Design ixu_mc_pipe, start of the top module:
module ixu_mc_pipe (
    input  wire         core_clock_i,
    input  wire         core_flush_i,
    input  wire  [17:0] data_i,
    input  wire         valid_i,
    output logic        busy_o,
    output wire  [ 5:0] rs1_o,
    output wire  [ 5:0] rs2_o,
    input  wire  [31:0] rs1_data_i,
    input  wire  [31:0] rs2_data_i,
    output wire  [ 4:0] rob_o,
    input  wire  [ 6:0] opcode_i,
    input  wire  [ 6:0] ins_type,
    input  wire         imm_i,
    input  wire  [31:0] immediate_i,
    input  wire  [ 5:0] dest_i,
    output logic [ 5:0] wakeup_dest,
    output logic        wakeup_valid,
    output logic [ 5:0] l_wakeup_dest,
    output logic        l_wakeup_valid,
    output logic [ 5:0] ixu_mc_ex_dest,
    output logic [31:0] ixu_mc_ex_data,
    output logic        ixu_mc_ex_valid,
    output logic [ 5:0] ixu_mc_wb_dest,
    output logic [31:0] ixu_mc_wb_data,
    output logic        ixu_mc_wb_valid,
    output wire  [ 4:0] pmu_ins_id_o,
    output wire         pmu_ins_valid_o
);
Size: about 310 flip-flops, ~250 I/O pins, ~61000 µm² of cells after synthesis.
==> flow/config.mk <==
export PLATFORM = sky130hd
export DESIGN_NAME = ixu_mc_pipe
export DESIGN_NICKNAME = ixu_mc_pipe
export VERILOG_FILES = /design/flow/design.v
export SDC_FILE = /design/flow/constraint.sdc
export NUM_CORES = 4
export LEC_CHECK = 0
export ABC_AREA = 0
export CAP_MARGIN = 20
export CELL_PAD_IN_SITES_DETAIL_PLACEMENT = 0
export CORE_MARGIN = 2
export CORE_UTILIZATION = 66
export CTS_CLUSTER_SIZE = 85
export SETUP_SLACK_MARGIN = 1.29
export SLEW_MARGIN = 20
==> flow/constraint.sdc <==
create_clock -name core_clock -period 9.04 [get_ports {core_clock_i}]
set_input_delay 1.8080 -clock core_clock [delete_from_list [all_inputs] [get_ports {core_clock_i}]]
set_output_delay 1.8080 -clock core_clock [all_outputs]
set_load 0.01 [all_outputs]
run.sh (not shown) runs the stock make flow with config.mk's settings and CLKGATE_MAP_FILE=.
The starting point completed with no timing, DRC or antenna violations.
Edit:
--- a/flow/config.mk
+++ b/flow/config.mk
@@ -10,5 +10,7 @@
 export CELL_PAD_IN_SITES_DETAIL_PLACEMENT = 0
+export CORE_ASPECT_RATIO = 1.48
 export CORE_MARGIN = 2
-export CORE_UTILIZATION = 66
+export CORE_UTILIZATION = 72
 export CTS_CLUSTER_SIZE = 85
+export PLACE_DENSITY = 0.66
 export SETUP_SLACK_MARGIN = 1.29
Effect: With this change the flow died in 5_1_grt. Synthesized cell count does not change. Area after synthesis does not change. Die size went down by 8.2%.

---

Starting RTL as in the previous note.
Settings: LEC_CHECK=0, ABC_AREA=0, CAP_MARGIN=20, CELL_PAD_IN_SITES_DETAIL_PLACEMENT=0, CORE_MARGIN=2, CORE_UTILIZATION=70, CTS_CLUSTER_SIZE=14, PLACE_DENSITY_LB_ADDON=0.24, SETUP_SLACK_MARGIN=0.72, SLEW_MARGIN=20, TNS_END_PERCENT=5; clock period 2.47 ns.
The starting point failed in global routing on GRT-0116.
Rerun with:
- CORE_UTILIZATION: 70 -> 56
- CTS_CLUSTER_SIZE: 14 -> 98
- SETUP_SLACK_MARGIN: 0.72 -> 1.29
- TNS_END_PERCENT: 5 -> default
- clock period: 2.47 -> 9.04 ns (I/O delays scaled with it)
After rerunning:
- The new run went through all stages and came out clean
- synthesized cell count does not change
- area after synthesis stays the same
- die area increases by 25%
Rerun with:
- CORE_UTILIZATION: 56 -> 70
- CTS_CLUSTER_DIAMETER: default -> 356
- CTS_CLUSTER_SIZE: 98 -> 37
- clock period: 9.04 -> 8.58 ns (I/O delays scaled with it)
What happened:
- With this change the flow never finished: it broke off in global routing, error GRT-0232
- die size went down by 20%
- synthesized area does not change
- synthesized cell count does not change
Rerun with:
- CTS_CLUSTER_DIAMETER: 356 -> default
- CTS_CLUSTER_SIZE: 37 -> 14
- clock period: 8.58 -> 3.74 ns (I/O delays scaled with it)
Effect: The changed run aborted during global routing; area after synthesis is unchanged; die area does not change; synthesized cell count is unchanged.
Rerun with:
- ABC_AREA: 0 -> default
- CELL_PAD_IN_SITES_DETAIL_PLACEMENT: 0 -> default
- CTS_CLUSTER_SIZE: 14 -> 37
- PLACE_DENSITY_LB_ADDON: 0.24 -> default
- SETUP_SLACK_MARGIN: 1.29 -> -0.57
- clock period: 3.74 -> 7.18 ns (I/O delays scaled with it)
Result: The new run never finished: it broke off in global routing, error ODB-0269. Synthesized area stays the same. Die area stays the same. Synthesized cell count is unchanged.
Rerun with:
- CORE_UTILIZATION: 70 -> 64
- CTS_CLUSTER_SIZE: 37 -> default
- SETUP_SLACK_MARGIN: -0.57 -> 1.4
Effect: The new run completed and failed the layout checks on negative setup slack. Synthesized cell count stays the same. Synthesized area stays the same. Die area rises by roughly a tenth.

---

== run 1 ==
Starting RTL as in the previous note.
## ixu_mc_pipe
module ixu_mc_pipe (
    input  wire         core_clock_i,
    input  wire         core_flush_i,
    input  wire  [17:0] data_i,
    input  wire         valid_i,
    output logic        busy_o,
    output wire  [ 5:0] rs1_o,
    output wire  [ 5:0] rs2_o,
    input  wire  [31:0] rs1_data_i,
    input  wire  [31:0] rs2_data_i,
    output wire  [ 4:0] rob_o,
    input  wire  [ 6:0] opcode_i,
    input  wire  [ 6:0] ins_type,
    input  wire         imm_i,
    input  wire  [31:0] immediate_i,
    input  wire  [ 5:0] dest_i,
    output logic [ 5:0] wakeup_dest,
    output logic        wakeup_valid,
    output logic [ 5:0] l_wakeup_dest,
    output logic        l_wakeup_valid,
    output logic [ 5:0] ixu_mc_ex_dest,
    output logic [31:0] ixu_mc_ex_data,
    output logic        ixu_mc_ex_valid,
    output logic [ 5:0] ixu_mc_wb_dest,
    output logic [31:0] ixu_mc_wb_data,
    output logic        ixu_mc_wb_valid,
    output wire  [ 4:0] pmu_ins_id_o,
    output wire         pmu_ins_valid_o
);
Settings: LEC_CHECK=0, ABC_AREA=1, CAP_MARGIN=30, CELL_PAD_IN_SITES_DETAIL_PLACEMENT=2, CELL_PAD_IN_SITES_GLOBAL_PLACEMENT=2, CORE_MARGIN=4, CORE_UTILIZATION=18, GPL_TIMING_DRIVEN=0, MAX_ROUTING_LAYER=met5, MIN_ROUTING_LAYER=met1, SETUP_SLACK_MARGIN=0.4, SLEW_MARGIN=20, TNS_END_PERCENT=15; clock period 9.0 ns.
Run 1 completed; timing, DRC and antenna clean
The inputs of run 2 differ from those of run 1 as listed below.
Settings: clearing SETUP_SLACK_MARGIN, which used to be 0.4; swapping 15 for 60 in TNS_END_PERCENT; swapping 1 for 0 in ABC_AREA.
==> comparison <==
The flow completed for run 2, but it is not clean: the layout still shows negative setup slack. Going from run 1 to run 2, the via count was found to have gone down by 8.9%. The clock-buffer cell count in run 2 sits 9.6% above the value recorded for run 1. Area fraction in and, or, nand and nor cells after synthesis in run 2 is 4.7 points below run 1. Re number of buffers created by CTS: run 1 was higher than run 2. In run 2 relative to run 1, yosys stat cell total had gone down by more than 10%. Of run 1 and run 2, the run reporting the lower worst-margin pin slew was run 1.
### run 2 -> run 3
Settings: CAP_MARGIN changed from 30 to 20; MAX_ROUTING_LAYER removed (was met5); ABC_AREA removed (was 0); TNS_END_PERCENT removed (was 60); CORE_UTILIZATION changed from 18 to 70; CTS_CLUSTER_SIZE newly set to 37; SETUP_SLACK_MARGIN newly set to 0.4; CORE_MARGIN changed from 4 to 2; CELL_PAD_IN_SITES_GLOBAL_PLACEMENT removed (was 2); GPL_TIMING_DRIVEN removed (was 0); MIN_ROUTING_LAYER removed (was met1); CELL_PAD_IN_SITES_DETAIL_PLACEMENT removed (was 2); the clock period (ns, I/O delays scaled along) changed from 9.0 to 7.38.
[summary]
On setup fix buffers added after clock tree synthesis: between run 2 and run 3, it ends up lower for run 2.
Measured against each other, run 2 and run 3 differ in number of rows created at floorplan, the lower figure coming from run 3.
Comparing run 2 and run 3, cell area after placement is higher on run 2.
From run 2 to run 3 the numbers moved as follows: number of clock buffers inserted by TritonCTS down 5.0%, chip footprint down 0.26 sq mm, cell count after placement down 3152.
X dimension of the die, run 3 vs run 2: down by more than a quarter
Run 3 did not finish: a tool error stopped it during 5_1_grt.
Lower placer's final routability congestion estimate among run 2 and run 3: run 2
--- input diff run 3..run 4 ---
Settings: setting CTS_CLUSTER_DIAMETER to 339 for the first time; changing SETUP_SLACK_MARGIN from 0.4 to 1.4; changing the clock period (ns, I/O delays scaled along) from 7.38 to 7.18.
==> comparison <==
What ended run 4 was a tool error in 5_1_grt; the run never finished. Final weighted congestion in routability-driven placement: run 3 vs run 4, no meaningful difference. As far as synthesis area per yosys goes, run 3 and run 4 are indistinguishable; the numbers are identical. Per the comparison of run 4 with run 3, area of placed instances held; worst slack at placement has increased.
> inputs changed (run 4 -> run 5)
Settings: CORE_UTILIZATION changed from 70 to 69; CTS_CLUSTER_DIAMETER removed (was 339); SETUP_SLACK_MARGIN changed from 1.4 to -0.56.
--- outcome ---
Run 5: flow complete, layout not clean; failing: negative setup slack
Initial cell density of the core for run 5 is lower than for run 4.
As of run 5, die outline height had risen slightly compared to run 4.
Total CTS buffers in run 5 vs run 4: up 30
Relative to run 4, the floorplan row count of run 5 is higher by 0.93%.
The cell total after placement on run 4 is in line with that on run 5.
When the final numbers for run 5 and run 4 were put side by side, the die area turned out to be greater in run 5.
Number of gates given a new drive strength after cts went down by more than half going from run 4 to run 5.
Re number of primary I/O pins: no difference whatsoever between run 5 and run 4.

---

Setup of rev 12:
ixu_mc_pipe again, from the RTL that the note above started with.
## ixu_mc_pipe
module ixu_mc_pipe (
    input  wire         core_clock_i,
    input  wire         core_flush_i,
    input  wire  [17:0] data_i,
    input  wire         valid_i,
    output logic        busy_o,
    output wire  [ 5:0] rs1_o,
    output wire  [ 5:0] rs2_o,
    input  wire  [31:0] rs1_data_i,
    input  wire  [31:0] rs2_data_i,
    output wire  [ 4:0] rob_o,
    input  wire  [ 6:0] opcode_i,
    input  wire  [ 6:0] ins_type,
    input  wire         imm_i,
    input  wire  [31:0] immediate_i,
    input  wire  [ 5:0] dest_i,
    output logic [ 5:0] wakeup_dest,
    output logic        wakeup_valid,
    output logic [ 5:0] l_wakeup_dest,
    output logic        l_wakeup_valid,
    output logic [ 5:0] ixu_mc_ex_dest,
    output logic [31:0] ixu_mc_ex_data,
    output logic        ixu_mc_ex_valid,
    output logic [ 5:0] ixu_mc_wb_dest,
    output logic [31:0] ixu_mc_wb_data,
    output logic        ixu_mc_wb_valid,
    output wire  [ 4:0] pmu_ins_id_o,
    output wire         pmu_ins_valid_o
);
make LEC_CHECK=0 CAP_MARGIN=20 CELL_PAD_IN_SITES_DETAIL_PLACEMENT=2 CORE_MARGIN=6 CORE_UTILIZATION=50 CTS_CLUSTER_DIAMETER=122 CTS_CLUSTER_SIZE=60 GPL_ROUTABILITY_DRIVEN=0 GPL_TIMING_DRIVEN=0 PLACE_DENSITY=0.84 SLEW_MARGIN=20 TNS_END_PERCENT=25 finish   # period 5.35 ns
As the logs show, rev 12 stopped at 3_5_place_dp after a tool error, so it never reached the end of the flow.
### rev 12 -> rev 13
# rev 12
export LEC_CHECK = 0
export CAP_MARGIN = 20
export CELL_PAD_IN_SITES_DETAIL_PLACEMENT = 2
export CORE_MARGIN = 6
export CORE_UTILIZATION = 50
export CTS_CLUSTER_DIAMETER = 122
export CTS_CLUSTER_SIZE = 60
export GPL_ROUTABILITY_DRIVEN = 0
export GPL_TIMING_DRIVEN = 0
export PLACE_DENSITY = 0.84
export SLEW_MARGIN = 20
export TNS_END_PERCENT = 25
create_clock -name core_clock -period 5.35 [get_ports {core_clock_i}]
# rev 13
export LEC_CHECK = 0
export CAP_MARGIN = 20
export CORE_MARGIN = 2
export CORE_UTILIZATION = 66
export CTS_CLUSTER_SIZE = 61
export SETUP_SLACK_MARGIN = 0.4
export SLEW_MARGIN = 20
create_clock -name core_clock -period 8.19 [get_ports {core_clock_i}]
### Flow results
Rev 13 finished all stages; layout check result: FAIL, due to negative setup slack.
Higher number of rows created at floorplan goes to rev 12 over rev 13.
Re count of input and output buffers: rev 12 and rev 13 aren't equal, and the lower value belongs to rev 13.
From rev 12 to rev 13, count of unique library cells instantiated by Yosys did not move at all.
The fraction of registers with async set or reset after synthesis was comparable across rev 12 and rev 13.
Going from rev 12 to rev 13, share of synthesized cell area in and-or and or-and compound cells about even; area of the core region decreased by about 25% relative to the old numbers.
In rev 13, the overall die height came out 15% below the value in rev 12.
Rev 13 -> rev 12: area of the synthesized netlist per yosys stat delta 0, exact match
Note that the die width recorded for rev 12 amounts to 1.17 times the value seen in rev 13.
On synthesized cell count, rev 12 tracks rev 13 almost exactly.
| total die area | higher: rev 12 |
